== job 9876 ==
==> flow/design.v (excerpt) <==
module SUBWAY(
    clk,
    rst_n,
    in_valid,
    init,
    in0,
    in1,
    in2,
    in3,
    out_valid,
    out
);
For scale: about 740 cells after synthesis, roughly 7200 um2 of cells after synthesis.
make LEC_CHECK=0 ABC_AREA=1 CAP_MARGIN=35 CELL_PAD_IN_SITES_GLOBAL_PLACEMENT=0 CORE_ASPECT_RATIO=1.96 CORE_MARGIN=2 CORE_UTILIZATION=30 CTS_CLUSTER_DIAMETER=394 CTS_CLUSTER_SIZE=98 HOLD_SLACK_MARGIN=0.02 MAX_ROUTING_LAYER=met5 PLACE_DENSITY_LB_ADDON=0.1 SETUP_SLACK_MARGIN=-0.18 SLEW_MARGIN=20 TNS_END_PERCENT=15 finish   # period 1.78 ns
run.sh (not shown) runs the stock make flow with config.mk's settings and CLKGATE_MAP_FILE=.
STATUS run=job 9876 STAGES=ALL_DONE FINAL_CHECKS=FAILED CAUSE=setup timing
Edits applied to the flow inputs when going from job 9876 to job 7957:
# job 9876
export LEC_CHECK = 0
export ABC_AREA = 1
export CAP_MARGIN = 35
export CELL_PAD_IN_SITES_GLOBAL_PLACEMENT = 0
export CORE_ASPECT_RATIO = 1.96
export CORE_MARGIN = 2
export CORE_UTILIZATION = 30
export CTS_CLUSTER_DIAMETER = 394
export CTS_CLUSTER_SIZE = 98
export HOLD_SLACK_MARGIN = 0.02
export MAX_ROUTING_LAYER = met5
export PLACE_DENSITY_LB_ADDON = 0.1
export SETUP_SLACK_MARGIN = -0.18
export SLEW_MARGIN = 20
export TNS_END_PERCENT = 15
create_clock -name core_clock -period 1.78 [get_ports {clk}]
# job 7957
export LEC_CHECK = 0
export ABC_AREA = 1
export CAP_MARGIN = 20
export CORE_MARGIN = 2
export CORE_UTILIZATION = 62
export SLEW_MARGIN = 20
create_clock -name core_clock -period 1.76 [get_ports {clk}]
Results
- Every stage of job 7957 finished as expected; the final checks, on the other hand, flagged setup timing, which means the layout fails.
- Number of antenna violations at the first check in global routing: job 7957 vs job 9876 identical
- Design area sits lower in job 7957 than in job 9876.
- Job 7957 vs job 9876 — overall die width dropped 2.9 um.
- Going from job 9876 to job 7957, register share of the cell area grows by 1.1 points.
- Of job 7957 and job 9876, the run reporting the higher number of tap cells inserted was job 9876.
- Of job 7957 and job 9876, the run reporting the lower global router's overall resource usage was job 9876.
- Of job 7957 and job 9876, it is job 7957 that has the lower non-clock buffer share of cell area.
- [compare] base=job 9876 new=job 7957: multi-input gate area in the final layout now larger; non-clock buffer count saw a decrease; ratio of total power to cell area picked up an extra 62 nW/um2.

---

run 1:
Starting RTL as in the previous note.
clock: 1.34 ns
lec_check: 0
abc_area: 1
cap_margin: 40
core_margin: 2
core_utilization: 72
cts_cluster_diameter: 84
place_density_lb_addon: 0.05
setup_slack_margin: 0.25
slew_margin: 20
No final results exist for run 1, since it was stopped by error DPL-0038 during 4_1_cts.
The following lists how run 2 was set up differently from run 1:
Settings: removing CTS_CLUSTER_DIAMETER (formerly 84); changing CAP_MARGIN from 40 to 20; removing SETUP_SLACK_MARGIN (formerly 0.25); changing CORE_UTILIZATION from 72 to 62; removing PLACE_DENSITY_LB_ADDON (formerly 0.05); changing the clock period (ns, I/O delays scaled along) from 1.34 to 1.36.
### Flow results
- Run 2 ran in full, but the layout does not pass; the checks complain about negative setup slack.
- Comparing run 2 with run 1, the gate count of the mapped netlist came out essentially unchanged.
- Against run 1, post-placement cell count in run 2 rose slightly.
- Summary of run 2 over run 1: area of the core now larger, summed instance area of the synthesized netlist comparable.
- Looking at number of placement rows, run 2 sits above run 1.
- Total placed instance area ended up 1.9% lower on run 2 than on run 1.
Input-level comparison between run 3 and run 2:
Settings: setting CTS_CLUSTER_DIAMETER to 160 for the first time; changing CORE_UTILIZATION from 62 to 72; changing the clock period (ns, I/O delays scaled along) from 1.36 to 1.37.
==> comparison <==
- [run 3] flow finished | final checks: failed | reasons: negative setup slack
- From run 2 to run 3 the numbers moved as follows: final cell count -about 0.4%; number of cells in Yosys stat level; via count of the routed design grew by 754; logic gate share of total power went up 3.5 points; I/O pin total flat.
- Between run 2 and run 3, total power increased.
- Compared with run 2, run 3 shows a fmax that is about 2.7% lower.
- When run 3 is measured against run 2, its count of buffering cells on the critical path with inverters included turns out 3 higher.
[inputs] run 4 vs run 3
Settings: a change of CORE_UTILIZATION from 72 to 71; a deleted CTS_CLUSTER_DIAMETER that had been 160; a change of the clock period (ns, I/O delays scaled along) from 1.37 to 1.73.
==> comparison <==
- When the final numbers for run 3 and run 4 were put side by side, the number of clock buffers in the layout turned out to be smaller in run 3.
- In the tables for run 3 and run 4, fmax reads higher with run 4.
- Comparing run 3 with run 4, the tapcell count came out essentially unchanged.
- Comparing run 3 and run 4, met1 track utilization from global routing is lower on run 4.
- Compared with run 3, run 4 shows total design power that has gone down by more than a quarter.
- Sequential fraction of total cell area (run 4 over run 3): increase, 4.1 points
- To summarise run 4: no stage aborted, but the layout did not pass its checks, failing on negative setup slack.
Inputs modified between run 4 and run 5:
Settings: putting CTS_CLUSTER_DIAMETER at 360 where nothing was set; putting SETUP_SLACK_MARGIN at 0.4 where nothing was set.
--- outcome ---
Run 4 -> run 5: die outline area delta 0, exact match. Looking at minimum setup slack after placement across run 4 and run 5, the one that comes out lower is run 5. From run 5 to run 4, post-synthesis average cell area did not move at all. Comparing run 4 against run 5, there is no change at all in chip area in the Yosys report. From run 4 to run 5, width of the chip did not move at all. HPWL reported at the end of detailed placement on run 5 is up relative to run 4. In the summary table, run 5 is marked failed, with error DPL-0033 raised in 4_1_cts.

---

Setup of build 64:
Starting RTL as in the previous note.
make LEC_CHECK=0 ABC_AREA=1 CAP_MARGIN=40 CORE_MARGIN=2 CORE_UTILIZATION=72 CTS_CLUSTER_DIAMETER=84 PLACE_DENSITY_LB_ADDON=0.05 SLEW_MARGIN=20 finish   # period 1.52 ns
The flow for build 64 finished, though final verification flagged negative setup slack.
What build 63 does differently from build 64 at the input level:
# build 64
export LEC_CHECK = 0
export ABC_AREA = 1
export CAP_MARGIN = 40
export CORE_MARGIN = 2
export CORE_UTILIZATION = 72
export CTS_CLUSTER_DIAMETER = 84
export PLACE_DENSITY_LB_ADDON = 0.05
export SLEW_MARGIN = 20
create_clock -name core_clock -period 1.52 [get_ports {clk}]
# build 63
export LEC_CHECK = 0
export CAP_MARGIN = 20
export CORE_MARGIN = 2
export CORE_UTILIZATION = 72
export CTS_CLUSTER_SIZE = 25
export SLEW_MARGIN = 20
create_clock -name core_clock -period 2.27 [get_ports {clk}]
Results
- Minimum setup slack among reg-to-reg paths in build 63 is 0.45 ns higher than in build 64
- Summary of build 63 over build 64: chip area estimate from yosys synthesis fell about 3%, area of all placed cells without fillers shrank by about 3.3%, sum of internal, switching and leakage power shows a reduction of 34%.
- Build 63 vs build 64: cell count down
- Diff build 64 -> build 63 | routed wire length | decrease of about 11%
- Between build 63 and build 64, global placer's final weighted congestion is lower for build 63, build 64 comes in above that.
- Build 63: all stages done; final checks FAILED (negative setup slack).
- Per the comparison of build 63 with build 64, worst ir drop on vdd went down by about 15%; final hold slack went up by 0.096 ns; switching power summed over all nets went down by 40%; maximum number of pins on one net before global-route repair went up by about 30%.
Modified inputs, build 92 compared to build 63
# build 63
export LEC_CHECK = 0
export CAP_MARGIN = 20
export CORE_MARGIN = 2
export CORE_UTILIZATION = 72
export CTS_CLUSTER_SIZE = 25
export SLEW_MARGIN = 20
create_clock -name core_clock -period 2.27 [get_ports {clk}]
# build 92
export LEC_CHECK = 0
export CAP_MARGIN = 20
export CORE_MARGIN = 2
export CORE_UTILIZATION = 68
export SLEW_MARGIN = 20
create_clock -name core_clock -period 1.29 [get_ports {clk}]
Results
- Across build 92 and build 63, no clean finish was achieved.
- Completing all stages was not enough for build 92: its layout failed the final checks because of negative setup slack.
- [compare] base=build 63 new=build 92: final total power moved up, post-detailed-placement cell area moved up.
- Clock power: build 92 vs build 63 up about 80%
- Build 92: hold slack lower than build 63
- Adder and majority gate portion of the synthesized area: build 63 vs build 92 identical
- When build 92 is set beside build 63, its number of global-route vias before repair turns out to be 618 larger.
- Going from build 63 to build 92, number of buffers and inverters on the critical path saw a decrease, number of vias in the routed layout saw an increase.
The inputs of build 40 differ from those of build 92 as listed below.
# build 92
export LEC_CHECK = 0
export CAP_MARGIN = 20
export CORE_MARGIN = 2
export CORE_UTILIZATION = 68
export SLEW_MARGIN = 20
create_clock -name core_clock -period 1.29 [get_ports {clk}]
# build 40
export LEC_CHECK = 0
export ABC_AREA = 1
export CAP_MARGIN = 20
export CORE_MARGIN = 2
export CORE_UTILIZATION = 68
export CTS_CLUSTER_SIZE = 96
export SLEW_MARGIN = 20
create_clock -name core_clock -period 1.03 [get_ports {clk}]
Results
Going from build 92 to build 40, horizontal die dimension increased by 1.4% relative to the old numbers, mean post-synth cell area shows a reduction of about 30%. Compared to build 92, build 40 was floorplanned on a bigger die. In the tables for build 92 and build 40, count of different cell masters after synthesis reads higher with build 92. Compared with build 92, in build 40 cell area after placement shows an increase of about 2.6%, netlist area before placement shows an increase of 3.0%. Of build 92 and build 40, build 40 shows the higher HPWL after detailed placement, with build 92 below it. Among build 92 and build 40, the run that stopped before the end is build 40, and it is the only one. Build 40 did not finish; the tool stopped in 4_1_cts with error DPL-0038.
Input-level comparison between build 43 and build 40:
# build 40
export LEC_CHECK = 0
export ABC_AREA = 1
export CAP_MARGIN = 20
export CORE_MARGIN = 2
export CORE_UTILIZATION = 68
export CTS_CLUSTER_SIZE = 96
export SLEW_MARGIN = 20
create_clock -name core_clock -period 1.03 [get_ports {clk}]
# build 43
export LEC_CHECK = 0
export CAP_MARGIN = 20
export CORE_MARGIN = 2
export CORE_UTILIZATION = 68
export CTS_CLUSTER_DIAMETER = 199
export CTS_CLUSTER_SIZE = 25
export SLEW_MARGIN = 20
create_clock -name core_clock -period 1.29 [get_ports {clk}]
Results
From the logs: build 43 reached the end of the flow and failed the layout checks with negative setup slack. Build 40 → build 43: net count after synthesis went down by 244, area of placed instances fell 2.5%, area after synthesis has decreased. Measured against each other, build 40 and build 43 differ in yosys-reported design area after synthesis, the lower figure coming from build 43. Taking build 40 as the reference, in build 43 unique cell type count in the Yosys netlist rose 18; number of placed instances with taps included fell 253.
## Diff of input files: build 66 against build 43
# build 43
export LEC_CHECK = 0
export CAP_MARGIN = 20
export CORE_MARGIN = 2
export CORE_UTILIZATION = 68
export CTS_CLUSTER_DIAMETER = 199
export CTS_CLUSTER_SIZE = 25
export SLEW_MARGIN = 20
create_clock -name core_clock -period 1.29 [get_ports {clk}]
# build 66
export LEC_CHECK = 0
export CAP_MARGIN = 20
export CORE_MARGIN = 2
export CORE_UTILIZATION = 40
export SLEW_MARGIN = 20
create_clock -name core_clock -period 2.5 [get_ports {clk}]
Results
From build 43 to build 66 the numbers moved as follows: core area rose 7100 sq um, cell area went down. Looking at the reports, build 66 completed the entire flow and the layout it produced met the timing, DRC and antenna checks. Diff build 43 -> build 66 | power | down by more than half. Cmp build 66 and build 43 / setup slack of the critical path after layout / higher: build 66. For the sequential share of layout area, build 66 came in 5.9 points higher than build 43 did. Looking at cell type of the slowest stage on the worst timing path, the mux4_2 result is from build 66; the dfrtp_2 one comes from build 43. Final critical-path share of the clock period (higher): build 43.
Power is estimated from default activity; no workload was simulated.
